## old
Design sd_card_top, start of the top module:
module sd_card_top
#(
	parameter  SPI_LOW_SPEED_DIV = 248,          
	parameter  SPI_HIGH_SPEED_DIV = 0            
)
(
	input            clk,
	input            rst,
	output           SD_nCS,                     
	output           SD_DCLK,                    
	output           SD_MOSI,                    
	input            SD_MISO,                    
	output           sd_init_done,               
	input            sd_sec_read,                
	input[31:0]      sd_sec_read_addr,           
	output[7:0]      sd_sec_read_data,           
	output           sd_sec_read_data_valid,     
	output           sd_sec_read_end,            
	input            sd_sec_write,               
	input[31:0]      sd_sec_write_addr,          
	input[7:0]       sd_sec_write_data,          
	output           sd_sec_write_data_req,      
	output           sd_sec_write_end            
);
Size in the first run: ~1000 cells after synthesis, ~200 flip-flops, about 93 I/O pins.
clock: 2.09 ns
lec_check: 0
abc_area: 0
cap_margin: 20
core_margin: 2
core_utilization: 72
cts_cluster_diameter: 356
cts_cluster_size: 32
place_density_lb_addon: 0.04
setup_slack_margin: 0.62
slew_margin: 20
run.sh (not shown) runs the stock make flow with config.mk's settings and CLKGATE_MAP_FILE=.
The flow ended early for old: it failed with a tool error in clock tree synthesis.
Edits applied to the flow inputs when going from old to new:
- PLACE_DENSITY: unset -> 0.95
- PLACE_DENSITY_LB_ADDON: 0.04 -> unset
- SETUP_SLACK_MARGIN: 0.62 -> -0.21
- the clock period (ns, I/O delays scaled along): 2.09 -> 2.0
Findings:
clock tree synthesis: old exited with error. Tool error ODB-0269 stopped new during global routing; no final results. From new to old, post-synthesis adder-cell area fraction did not move at all. Taking old as the reference, in new portion of netlist area occupied by mux cells neither gained nor lost much; overall die width stayed essentially flat; half-perimeter wire length of the detailed placement result moved up. Re chip area in the Yosys report: no difference whatsoever between old and new. Taking old as the reference, in new async set-reset flop share out of synthesis level; weighted congestion reported at the end of routability-driven placement moved up.

* * *

sd_card_top again, from the RTL that the note above started with.
Settings: LEC_CHECK=0, ABC_AREA=0, CAP_MARGIN=40, CELL_PAD_IN_SITES_DETAIL_PLACEMENT=1, CELL_PAD_IN_SITES_GLOBAL_PLACEMENT=1, CORE_ASPECT_RATIO=1.35, CORE_MARGIN=2, CORE_UTILIZATION=44, CTS_CLUSTER_DIAMETER=274, CTS_CLUSTER_SIZE=16, GPL_ROUTABILITY_DRIVEN=0, GPL_TIMING_DRIVEN=0, HOLD_SLACK_MARGIN=0.11, MAX_ROUTING_LAYER=met4, MIN_ROUTING_LAYER=met2, PLACE_DENSITY_LB_ADDON=0.09, SETUP_SLACK_MARGIN=0.01, SLEW_MARGIN=0, TNS_END_PERCENT=55; clock period 4.31 ns.
Rerun with:
Settings changed: ABC_AREA 0 to not set, CAP_MARGIN 40 to 30, CELL_PAD_IN_SITES_GLOBAL_PLACEMENT 1 to not set, CORE_ASPECT_RATIO 1.35 to not set, CORE_UTILIZATION 44 to 40, CTS_CLUSTER_DIAMETER 274 to not set, CTS_CLUSTER_SIZE 16 to not set, GPL_ROUTABILITY_DRIVEN 0 to not set, GPL_TIMING_DRIVEN 0 to not set, HOLD_SLACK_MARGIN 0.11 to not set, MAX_ROUTING_LAYER met4 to not set, MIN_ROUTING_LAYER met2 to not set, PLACE_DENSITY_LB_ADDON 0.09 to not set, SETUP_SLACK_MARGIN 0.01 to not set, SLEW_MARGIN 0 to 20, TNS_END_PERCENT 55 to not set.
Clock period 4.31 ns to 3.35 ns, I/O delays scaled along.
Via count goes down by 28%.
Final area grows by 3.6%.
Setup slack got worse by 0.53 ns.
Wire length fell by 5.7%.
Power goes up by 54%.
Sequential power goes up by 29%.
Global-route usage goes down by 17 points.
Register-to-register slack got worse by 0.53 ns.
Die size goes up by 9.7%.
Rerun with:
Settings changed: CAP_MARGIN 30 to 5, CELL_PAD_IN_SITES_DETAIL_PLACEMENT 1 to not set, CORE_UTILIZATION 40 to 70, CTS_CLUSTER_SIZE set to 14.
Clock period 3.35 ns to 2.22 ns, I/O delays scaled along.
After rerunning: Now the flow reached the layout checks and failed them: negative setup slack. Cell area rises by 3.2%. Synthesized area is unchanged. Utilization rises by 42 points. Worst hold slack loses 0.17 ns. Clock skew falls by 0.0087 ns. Total power rises by 43%. Final cell count falls by 5.8%. Wire length rises by 22%. Worst setup slack loses 0.69 ns.
Rerun with:
Settings changed: ABC_AREA set to 0, CORE_UTILIZATION 70 to 72, CTS_CLUSTER_DIAMETER set to 201, SETUP_SLACK_MARGIN set to 0.59.
Clock period 2.22 ns to 2.4 ns, I/O delays scaled along.
After rerunning: This time the run did not get past global routing (5_1_grt) (DPL-0038). Die size drops by about 2.7%. Synthesized area does not change. Synthesized cell count is unchanged.

* * *

Starting RTL as in the previous note.
==> flow/design.v (excerpt) <==
module sd_card_top
#(
	parameter  SPI_LOW_SPEED_DIV = 248,          
	parameter  SPI_HIGH_SPEED_DIV = 0            
)
(
	input            clk,
	input            rst,
	output           SD_nCS,                     
	output           SD_DCLK,                    
	output           SD_MOSI,                    
	input            SD_MISO,                    
	output           sd_init_done,               
	input            sd_sec_read,                
	input[31:0]      sd_sec_read_addr,           
	output[7:0]      sd_sec_read_data,           
	output           sd_sec_read_data_valid,     
	output           sd_sec_read_end,            
	input            sd_sec_write,               
	input[31:0]      sd_sec_write_addr,          
	input[7:0]       sd_sec_write_data,          
	output           sd_sec_write_data_req,      
	output           sd_sec_write_end            
);
clock: 3.16 ns
lec_check: 0
abc_area: 0
cap_margin: 20
cell_pad_in_sites_global_placement: 1
core_aspect_ratio: 1.35
core_margin: 2
core_utilization: 61
cts_cluster_size: 14
setup_slack_margin: 0.61
slew_margin: 30
tns_end_percent: 25
The starting point went through all stages and came out clean.
==> next run, changes <==
==> flow/config.mk (replaced) <==
export PLATFORM = sky130hd
export DESIGN_NAME = sd_card_top
export DESIGN_NICKNAME = sd_card_top
export VERILOG_FILES = /design/flow/design.v
export SDC_FILE = /design/flow/constraint.sdc
export NUM_CORES = 4
export LEC_CHECK = 0
export CAP_MARGIN = 20
export CORE_MARGIN = 2
export CORE_UTILIZATION = 60
export CTS_CLUSTER_SIZE = 95
export SLEW_MARGIN = 20
==> flow/constraint.sdc (replaced) <==
create_clock -name core_clock -period 4.08 [get_ports {clk}]
set_input_delay 0.8160 -clock core_clock [delete_from_list [all_inputs] [get_ports {clk}]]
set_output_delay 0.8160 -clock core_clock [all_outputs]
set_load 0.01 [all_outputs]
The new run completed without violations; die area increases by 1.5%; via count decreases by 1.1%; combinational power decreases by 25%; setup slack gets better by 160 ps; synthesized area stays the same; power decreases by 20%; routed wire length decreases by 2.8%; critical path depth increases by 2; synthesized cell count stays the same; utilization decreases by 1.8 points; non-clock buffer count decreases by 17.
==> next run, changes <==
--- a/flow/config.mk
+++ b/flow/config.mk
@@ -10,2 +10 @@
-export CORE_UTILIZATION = 60
-export CTS_CLUSTER_SIZE = 95
+export CORE_UTILIZATION = 40
==> flow/constraint.sdc (replaced) <==
create_clock -name core_clock -period 3.79 [get_ports {clk}]
set_input_delay 0.7580 -clock core_clock [delete_from_list [all_inputs] [get_ports {clk}]]
set_output_delay 0.7580 -clock core_clock [all_outputs]
set_load 0.01 [all_outputs]
What happened: Non-clock buffer count increases by 3; clock skew went up by 3.6 ps; clock power increases by about 8%; design area climbs by 1.4%; final cell count is higher by 8.2%.
Power figures rest on the tool's default switching activity, not on a simulated workload.
